==> flow/design.v (excerpt) <==
module calc(
    input clk,  
    input rst_n,  
    input [7:0] num,
    input [2:0] op,
    input start,
    output reg [15:0] result,
    output reg [15:0] display_val,  
    output [2:0] led_op,  
    output reg stop
);
reg [15:0] local_result;
reg local_stop;
localparam ADD = 3'd6;
localparam SUB = 3'd5;
localparam MUL = 3'd4;
localparam DIV = 3'd1;
localparam ENT = 3'd2;
localparam CLR = 3'd3;
reg [15:0] a, b;
reg [2:0] local_op;
assign led_op = local_op;  
wire [15:0] res_add, res_sub, res_mul, res_div;
i16_add u_add(.a(a), .b(b), .valid_in(1'b1), .sum(res_add), .carry_out(), .ready_out());
i16_sub u_sub(.a(a), .b(b), .valid_in(1'b1), .diff(res_sub), .borrow_out(), .ready_out());
i16_mul u_mul(.a(a), .b(b), .valid_in(1'b1), .prod(res_mul), .ready_out());
i16_div u_div(.a(a), .b(b), .valid_in(1'b1), .quot(res_div), .ready_out());
localparam S_INPUT_A = 2'b00;
localparam S_INPUT_B = 2'b01;
reg [2:0] state;
always @(posedge clk) begin
	if (~rst_n) begin
    	local_stop <= 0;
        a <= 0;
        b <= 0;
        local_result <= 0;
        display_val <= 0;
        local_op <= 0;
        state <= S_INPUT_A;
    end else begin
        if (~start&local_stop) begin
        local_stop <= 0;
        end else if (start&~local_stop) begin
            case (state)
            S_INPUT_A: begin
                if (op == CLR) begin
                    a <= 0; b <= 0; display_val <= 0; local_result <= 0; local_op <= 0;
                end else if (op == ADD || op == SUB || op == MUL || op == DIV) begin
                    local_op <= op;
                    b <= 0;
                    state <= S_INPUT_B;
                end else if (op == 0) begin
                    a <= a * 16'd10 + {8'd0, num};
                    display_val <= a * 16'd10 + {8'd0, num};
                end
            end
            S_INPUT_B: begin
                if (op == CLR) begin
                    a <= 0; b <= 0; display_val <= 0; local_result <= 0; local_op <= 0;
                    state <= S_INPUT_A;
                end else if (op == ENT) begin
                    case (local_op)
  ...
make LEC_CHECK=0 ABC_AREA=1 CAP_MARGIN=15 CORE_MARGIN=2 CORE_UTILIZATION=70 CTS_CLUSTER_DIAMETER=214 CTS_CLUSTER_SIZE=60 HOLD_SLACK_MARGIN=-0.09 MAX_ROUTING_LAYER=met5 PLACE_DENSITY=0.6 SETUP_SLACK_MARGIN=-1.07 SLEW_MARGIN=20 finish   # period 37.1 ns
run.sh (not shown) runs the stock make flow with config.mk's settings and CLKGATE_MAP_FILE=.
The baseline finished but fails on negative setup slack.
==> next run, changes <==
ABC_AREA = default   (was 1)
CAP_MARGIN = 20   (was 15)
CORE_UTILIZATION = 40   (was 70)
CTS_CLUSTER_DIAMETER = default   (was 214)
CTS_CLUSTER_SIZE = default   (was 60)
HOLD_SLACK_MARGIN = default   (was -0.09)
MAX_ROUTING_LAYER = default   (was met5)
SETUP_SLACK_MARGIN = default   (was -1.07)
clock period = 55.0 ns   (was 37.1 ns; I/O delays follow)
This time the run finished with timing, DRC and antenna clean.
Die size went up by well over a third.
Setup slack gains 5.5 ns.
Routed wire length went down by a little under a tenth.
Global-route usage is lower by 16 points.
==> next run, changes <==
ABC_AREA = 0   (was default)
CORE_UTILIZATION = 62   (was 40)
CTS_CLUSTER_DIAMETER = 386   (was default)
CTS_CLUSTER_SIZE = 100   (was default)
PLACE_DENSITY = default   (was 0.6)
SLEW_MARGIN = 0   (was 20)
TNS_END_PERCENT = 5   (was default)
After rerunning: Global-route usage goes up by 13 points. Worst hold slack gets worse by 0.0054 ns. Cell count decreases by 7.2%. Clock skew decreases by 0.0046 ns. Area after synthesis is unchanged. Final area drops by about 2.5%. Routed wire length drops by 3.0%. Setup slack got worse by 0.49 ns.
==> next run, changes <==
ABC_AREA = default   (was 0)
CORE_ASPECT_RATIO = 0.5   (was default)
CORE_UTILIZATION = 40   (was 62)
CTS_CLUSTER_DIAMETER = default   (was 386)
CTS_CLUSTER_SIZE = default   (was 100)
HOLD_SLACK_MARGIN = 0.3   (was default)
PLACE_DENSITY = 0.6   (was default)
SETUP_SLACK_MARGIN = -2.0   (was default)
SLEW_MARGIN = 20   (was 0)
Outcome:
- The new run finished clean
- final cell count rises by a little under a tenth
- critical path depth falls by 8
- maximum frequency falls by a few percent
- wire length rises by a little under a tenth
==> next run, changes <==
ABC_AREA = 0   (was default)
CORE_ASPECT_RATIO = default   (was 0.5)
CORE_UTILIZATION = 41   (was 40)
CTS_CLUSTER_DIAMETER = 179   (was default)
CTS_CLUSTER_SIZE = 100   (was default)
HOLD_SLACK_MARGIN = default   (was 0.3)
PLACE_DENSITY = default   (was 0.6)
SETUP_SLACK_MARGIN = default   (was -2.0)
SLEW_MARGIN = 0   (was 20)
The new run produced a clean layout.
Die size drops by 2.6%.
Area after synthesis does not change.
Final area rises by 1.5%.
==> next run, changes <==
ABC_AREA = 1   (was 0)
CORE_UTILIZATION = 62   (was 41)
CTS_CLUSTER_DIAMETER = 272   (was 179)
The changed run ran to the end with no violations.
Setup slack gets better by 2.0 ns.
Cell count increases by 6.7%.
Non-clock buffer count decreases by 212.
Wire length decreases by 8.3%.
Worst hold slack hardly moves.
Global-route usage increases by 9.8 points.
Core utilization increases by 18 points.
First-iteration DRC count increases by 9.7%.


Starting RTL as in the previous note.
==> flow/config.mk <==
export PLATFORM = sky130hd
export DESIGN_NAME = calc
export DESIGN_NICKNAME = calc
export VERILOG_FILES = /design/flow/design.v
export SDC_FILE = /design/flow/constraint.sdc
export NUM_CORES = 4
export LEC_CHECK = 0
export ABC_AREA = 1
export CAP_MARGIN = 15
export CELL_PAD_IN_SITES_GLOBAL_PLACEMENT = 0
export CORE_MARGIN = 2
export CORE_UTILIZATION = 72
export CTS_CLUSTER_DIAMETER = 248
export GPL_ROUTABILITY_DRIVEN = 1
export GPL_TIMING_DRIVEN = 1
export HOLD_SLACK_MARGIN = 0.28
export MIN_ROUTING_LAYER = met1
export PLACE_DENSITY = 0.62
export SETUP_SLACK_MARGIN = -1.07
export SLEW_MARGIN = 40
export TNS_END_PERCENT = 95
==> flow/constraint.sdc <==
create_clock -name core_clock -period 35.5 [get_ports {clk}]
set_input_delay 7.1000 -clock core_clock [delete_from_list [all_inputs] [get_ports {clk}]]
set_output_delay 7.1000 -clock core_clock [all_outputs]
set_load 0.01 [all_outputs]
The baseline did not get past global routing on GRT-0116.
Edit:
Settings changed: ABC_AREA 1 to unset, CELL_PAD_IN_SITES_GLOBAL_PLACEMENT 0 to 1, CORE_UTILIZATION 72 to 57, HOLD_SLACK_MARGIN 0.28 to unset, SETUP_SLACK_MARGIN -1.07 to 2.37, TNS_END_PERCENT 95 to 10.
Clock period 35.5 ns to 43.2 ns, I/O delays scaled along.
Result:
- The changed run produced a layout that fails on negative setup slack
- synthesized area goes down by about 3.4%
- die area goes up by about 22%
- synthesized cell count goes down by about 17%
Edit:
Settings changed: CAP_MARGIN 15 to 20, CELL_PAD_IN_SITES_GLOBAL_PLACEMENT 1 to unset, CORE_UTILIZATION 57 to 59, CTS_CLUSTER_DIAMETER 248 to unset, GPL_ROUTABILITY_DRIVEN 1 to unset, GPL_TIMING_DRIVEN 1 to unset, MIN_ROUTING_LAYER met1 to unset, PLACE_DENSITY 0.62 to unset, SETUP_SLACK_MARGIN 2.37 to 5.0, SLEW_MARGIN 40 to 20, TNS_END_PERCENT 10 to unset.
Clock period 43.2 ns to 47.8 ns, I/O delays scaled along.
The new run finished but failed the layout checks on negative setup slack.
Design area drops by 16%.
Setup slack gets better by 5.9 ns.
Register-to-register slack improves by 5.9 ns.
Synthesized area is unchanged.
Fmax goes up by 2.7%.
Global-route usage is lower by 2.5 points.
Wire length is lower by 12%.
Edit:
Settings changed: CORE_UTILIZATION 59 to 70, CTS_CLUSTER_SIZE set to 75, SETUP_SLACK_MARGIN 5.0 to 2.83.
=> With this change the flow finished but failed the layout checks on max-capacitance violations, max-slew violations, negative setup slack; register-to-register slack is worse by 1.5 ns; worst hold slack improved by 0.0077 ns; utilization grows by 13 points; cell count decreases by 1.7%; non-clock buffer count is lower by 7.
Edit:
Settings changed: CTS_CLUSTER_SIZE 75 to unset, HOLD_SLACK_MARGIN set to -0.09, PLACE_DENSITY set to 0.6, SETUP_SLACK_MARGIN 2.83 to unset.
Clock period 47.8 ns to 32.1 ns, I/O delays scaled along.
After rerunning: This time the run aborted during clock tree synthesis, error DPL-0038. Synthesized area does not change. Die size does not change. Synthesized cell count does not change.
